==> trial 13: inputs <==
==> flow/design.v (excerpt) <==
module MazeRunner(clk,RST_n,SS_n,MOSI,MISO,SCLK,PWMR,PWML,
                  DIRR,DIRL,IR_EN,BMPL_n,BMPR_n,buzz,
				  buzz_n,RX,LED);
make LEC_CHECK=0 ABC_AREA=1 CAP_MARGIN=20 CORE_MARGIN=2 CORE_UTILIZATION=72 CTS_CLUSTER_DIAMETER=268 CTS_CLUSTER_SIZE=10 PLACE_DENSITY=0.6 SETUP_SLACK_MARGIN=1.88 SLEW_MARGIN=20 finish   # period 6.42 ns
run.sh (not shown) runs the stock make flow with config.mk's settings and CLKGATE_MAP_FILE=.
==> trial 42: changes against trial 13 <==
ABC_AREA = default   (was 1)
CORE_UTILIZATION = 20   (was 72)
CTS_CLUSTER_DIAMETER = default   (was 268)
CTS_CLUSTER_SIZE = default   (was 10)
SETUP_SLACK_MARGIN = default   (was 1.88)
==> flow/constraint.sdc (replaced) <==
create_clock -name core_clock -period 10.1 [get_ports {clk}]
set_input_delay 2.0200 -clock core_clock [delete_from_list [all_inputs] [get_ports {clk}]]
set_output_delay 2.0200 -clock core_clock [all_outputs]
set_load 0.01 [all_outputs]
==> build 17: changes against trial 13 <==
ABC_AREA = default   (was 1)
CORE_UTILIZATION = 19   (was 72)
CTS_CLUSTER_DIAMETER = default   (was 268)
CTS_CLUSTER_SIZE = default   (was 10)
SETUP_SLACK_MARGIN = default   (was 1.88)
==> flow/constraint.sdc (replaced) <==
create_clock -name core_clock -period 7.84 [get_ports {clk}]
set_input_delay 1.5680 -clock core_clock [delete_from_list [all_inputs] [get_ports {clk}]]
set_output_delay 1.5680 -clock core_clock [all_outputs]
set_load 0.01 [all_outputs]
==> trial 6: changes against trial 13 <==
CTS_CLUSTER_DIAMETER = default   (was 268)
CTS_CLUSTER_SIZE = 74   (was 10)
MAX_ROUTING_LAYER = met4   (was default)
PLACE_DENSITY = 0.36   (was 0.6)
SETUP_SLACK_MARGIN = 0.49   (was 1.88)
==> flow/constraint.sdc (replaced) <==
create_clock -name core_clock -period 5.12 [get_ports {clk}]
set_input_delay 1.0240 -clock core_clock [delete_from_list [all_inputs] [get_ports {clk}]]
set_output_delay 1.0240 -clock core_clock [all_outputs]
set_load 0.01 [all_outputs]
==> comparison table <==
                                                                                  trial 42          build 17                trial 13                   trial 6
Routed WL per cell                                                                 12.6 µm           12.5 µm                 19.0 µm                   19.4 µm
Area fraction in mux cells                                                          0.0208            0.0208                 0.00146                   0.00146
Number of multi-input logic gates                                                    1,566             1,566                   1,675                     1,675
Result of the run                                                 timing/DRC/antenna clean  timing/DRC/antenna clean  timing/DRC/antenna clean  finished with violations
Reasons for failing layout checks                                                        -                 -                       -              setup timing
Area inside the core boundary                                                    0.109 mm²         0.115 mm²              0.0306 mm²                0.0306 mm²
Number of placement rows                                                               121               124                      64                        64
Flop share of the area                                                               0.411             0.408                   0.388                     0.388
Worst R2R Start                                                    iERR.datapath.error[12]  iCMDPROC.tmr[18]  iPID.P_term_flopped[3]          iCMDPROC.tmr[18]
Uppermost routed layer                                                                met5              met5                    met4                      met4
Worst Path Max Fanout                                                                   12                12                       3                         4
Sequential share of power                                                            0.504             0.501                   0.522                     0.498
Unrepaired setup endpoints after global routing                                         no                no                     yes                       yes
Type of origin of the critical path                                              input pin         input pin                    flop                      flop
Fraction of post-synthesis cell area in the top cell type by area                    0.206             0.206                   0.203                     0.203
Slew HR                                                                              0.381             0.349                   0.281                     0.329
Cell variety after synth                                                                84                84                      71                        71
Number of antenna violations at the first check in global routing                        2                 2                       0                         1
Worst reg2reg setup slack                                                          2640 ps            920 ps                  580 ps                   -920 ps
Synth Area in Simple Gates                                                           0.149             0.149                   0.178                     0.178
Summed standard-cell area reported by yosys                                     0.0220 mm²        0.0220 mm²              0.0224 mm²                0.0224 mm²
Ratio of total power to cell area                                               136 mW/mm²        175 mW/mm²              193 mW/mm²                254 mW/mm²

* * *

==> build 60: inputs <==
Starting RTL as in the previous note.
==> flow/design.v (excerpt) <==
module MazeRunner(clk,RST_n,SS_n,MOSI,MISO,SCLK,PWMR,PWML,
                  DIRR,DIRL,IR_EN,BMPL_n,BMPR_n,buzz,
				  buzz_n,RX,LED);
  input clk;		 
  input RST_n;		 
  output SS_n;		 
  output MOSI;		 
  output SCLK;		 
  input MISO;		 
  output PWMR;		 
  output PWML;		 
  output DIRR;		 
  output DIRL;		 
  output IR_EN;		 
  input BMPL_n;		 
  input BMPR_n;		 
  output buzz;		 
  output buzz_n;
  input RX;			 
  output [7:0] LED;	 
  wire rst_n;		 
  wire send_resp;	 
  wire cmd_rdy;		 
  wire [15:0] cmd;	 
  wire clr_cmd_rdy;	 
  wire [11:0] IR_R0,IR_R1,IR_R2,IR_R3;
  wire [11:0] IR_L0,IR_L1,IR_L2,IR_L3;
  wire moving;
  wire IR_vld;					 
  wire line_present;		 
  wire err_vld;				 
  wire go;
  wire [15:0] err_raw;		 
  wire [15:0] err_opn_lp;	 
  wire [15:0] error;		 
  wire signed [11:0] lft_spd,rght_spd;
  wire bmp_raw;				 
  localparam FAST_SIM = 1;		 
  rst_synch iRST(.clk(clk),.RST_n(RST_n),.rst_n(rst_n));
  mtr_drv iDRV(.clk(clk), .rst_n(rst_n), .lft_duty(lft_spd), .rght_duty(rght_spd), .DIRL(DIRL), .DIRR(DIRR), .PWML(PWML), .PWMR(PWMR));
  IR_intf #(.FAST_SIM(FAST_SIM)) iINTF(.clk(clk), .rst_n(rst_n), .IR_R0(IR_R0), .IR_R1(IR_R1), .IR_R2(IR_R2), .IR_R3(IR_R3), .IR_L0(IR_L0), .IR_L1(IR_L1), .IR_L2(IR_L2), .IR_L3(IR_L3), .IR_en(IR_EN), .IR_vld(IR_vld), .line_present(line_present), .SS_n(SS_n), .SCLK(SCLK), .MOSI(MOSI), .MISO(MISO));
  err_compute iERR(.error(err_raw), .err_vld(err_vld), .IR_R0(IR_R0), .IR_L0(IR_L0), .IR_R1(IR_R1), .IR_L1(IR_L1), .IR_R2(IR_R2), .IR_L2(IR_L2), .IR_R3(IR_R3), .IR_L3(IR_L3), .IR_vld(IR_vld), .clk(clk), .rst_n(rst_n));
  cmd_proc #(FAST_SIM) iCMDPROC(.clk(clk), .rst_n(rst_n), .BMPL_n(BMPL_n), .BMPR_n(BMPR_n), .go(go), .err_opn_lp(err_opn_lp), .line_present(line_present), .buzz(buzz), .RX(RX));
  assign buzz_n = ~buzz;
  assign error = (line_present) ? err_raw : err_opn_lp;	 
  PID #(.FAST_SIM(FAST_SIM)) iPID(.clk(clk), .rst_n(rst_n), .lft_speed(lft_spd), .rght_speed(rght_spd), .moving(moving), .error(error), .err_vld(err_vld), .go(go), .line_present(line_present));
  assign LED = 0;  
endmodule
export LEC_CHECK = 0
export ABC_AREA = 0
export CAP_MARGIN = 35
export CELL_PAD_IN_SITES_DETAIL_PLACEMENT = 1
export CELL_PAD_IN_SITES_GLOBAL_PLACEMENT = 1
export CORE_MARGIN = 5
export CORE_UTILIZATION = 27
export CTS_CLUSTER_DIAMETER = 78
export CTS_CLUSTER_SIZE = 98
export GPL_ROUTABILITY_DRIVEN = 0
export GPL_TIMING_DRIVEN = 0
export HOLD_SLACK_MARGIN = -0.04
export MIN_ROUTING_LAYER = met1
export PLACE_DENSITY_LB_ADDON = 0.17
export SETUP_SLACK_MARGIN = -0.3
export SLEW_MARGIN = 10
create_clock -name core_clock -period 5.67 [get_ports {clk}]
==> build 27: changes against build 60 <==
Settings changed: ABC_AREA 0 to default, CAP_MARGIN 35 to 20, CELL_PAD_IN_SITES_DETAIL_PLACEMENT 1 to default, CELL_PAD_IN_SITES_GLOBAL_PLACEMENT 1 to default, CORE_MARGIN 5 to 2, CORE_UTILIZATION 27 to 40, CTS_CLUSTER_DIAMETER 78 to default, CTS_CLUSTER_SIZE 98 to default, GPL_ROUTABILITY_DRIVEN 0 to default, GPL_TIMING_DRIVEN 0 to default, HOLD_SLACK_MARGIN -0.04 to default, MIN_ROUTING_LAYER met1 to default, PLACE_DENSITY from default to 0.6, PLACE_DENSITY_LB_ADDON 0.17 to default, SETUP_SLACK_MARGIN -0.3 to default, SLEW_MARGIN 10 to 20.
==> flow/constraint.sdc (replaced) <==
create_clock -name core_clock -period 10.0 [get_ports {clk}]
set_input_delay 2.0000 -clock core_clock [delete_from_list [all_inputs] [get_ports {clk}]]
set_output_delay 2.0000 -clock core_clock [all_outputs]
set_load 0.01 [all_outputs]
==> trial 50: changes against build 60 <==
Settings changed: ABC_AREA 0 to default, CAP_MARGIN 35 to 20, CELL_PAD_IN_SITES_DETAIL_PLACEMENT 1 to default, CELL_PAD_IN_SITES_GLOBAL_PLACEMENT 1 to default, CORE_MARGIN 5 to 2, CORE_UTILIZATION 27 to 68, CTS_CLUSTER_DIAMETER 78 to default, CTS_CLUSTER_SIZE 98 to default, GPL_ROUTABILITY_DRIVEN 0 to default, GPL_TIMING_DRIVEN 0 to default, HOLD_SLACK_MARGIN -0.04 to default, MIN_ROUTING_LAYER met1 to default, PLACE_DENSITY_LB_ADDON 0.17 to default, SETUP_SLACK_MARGIN -0.3 to default, SLEW_MARGIN 10 to 20.
==> flow/constraint.sdc (replaced) <==
create_clock -name core_clock -period 5.09 [get_ports {clk}]
set_input_delay 1.0180 -clock core_clock [delete_from_list [all_inputs] [get_ports {clk}]]
set_output_delay 1.0180 -clock core_clock [all_outputs]
set_load 0.01 [all_outputs]
==> impl_metrics.csv <==
group,metric,value,unit
setup_path,endpoint_kind,"flip-flop",
timing,setup_ws,-162,ps
die,die_w,296,microns
placed_design,dpl.cell_count,3276,
outcome,violations,"negative setup slack",
setup_path,cp.depth,22,
timing,setup_viol,5,
outcome,outcome,"finished with violations",
pwr,power_frac_seq,0.522,
(the above is from build 60)
==> impl_metrics.csv <==
group,metric,value,unit
timing,min_period,7750,ps
yosys,synthTopCellsByCount,"nand2_1 (213), nor2_1 (192), dfrtp_1 (181)",
detailed_routing,drc,0,
placed_design,dpl.cell_count,2845,
setup_path,cp.depth,15,
outcome,outcome,"complete, no violations",
setup_path,endpoint_kind,"output port",
timing,setup_viol,0,
timing,setup_ws,2250,ps
detailed_routing,dr.max_layer_used,"met4",
global_routing,grt_pass1_vias,15700,
pwr,power_frac_seq,0.506,
(the above is from build 27)
==> impl_metrics.csv <==
group,metric,value,unit
timing,setup_viol,10,
outcome,violations,"negative setup slack",
timing,setup_ws,-689,ps
setup_path,cp.depth,25,
pwr,power_frac_seq,0.526,
outcome,outcome,"finished with violations",
setup_path,endpoint_kind,"flip-flop",
(the above is from trial 50)
Power is estimated from default activity; no workload was simulated.
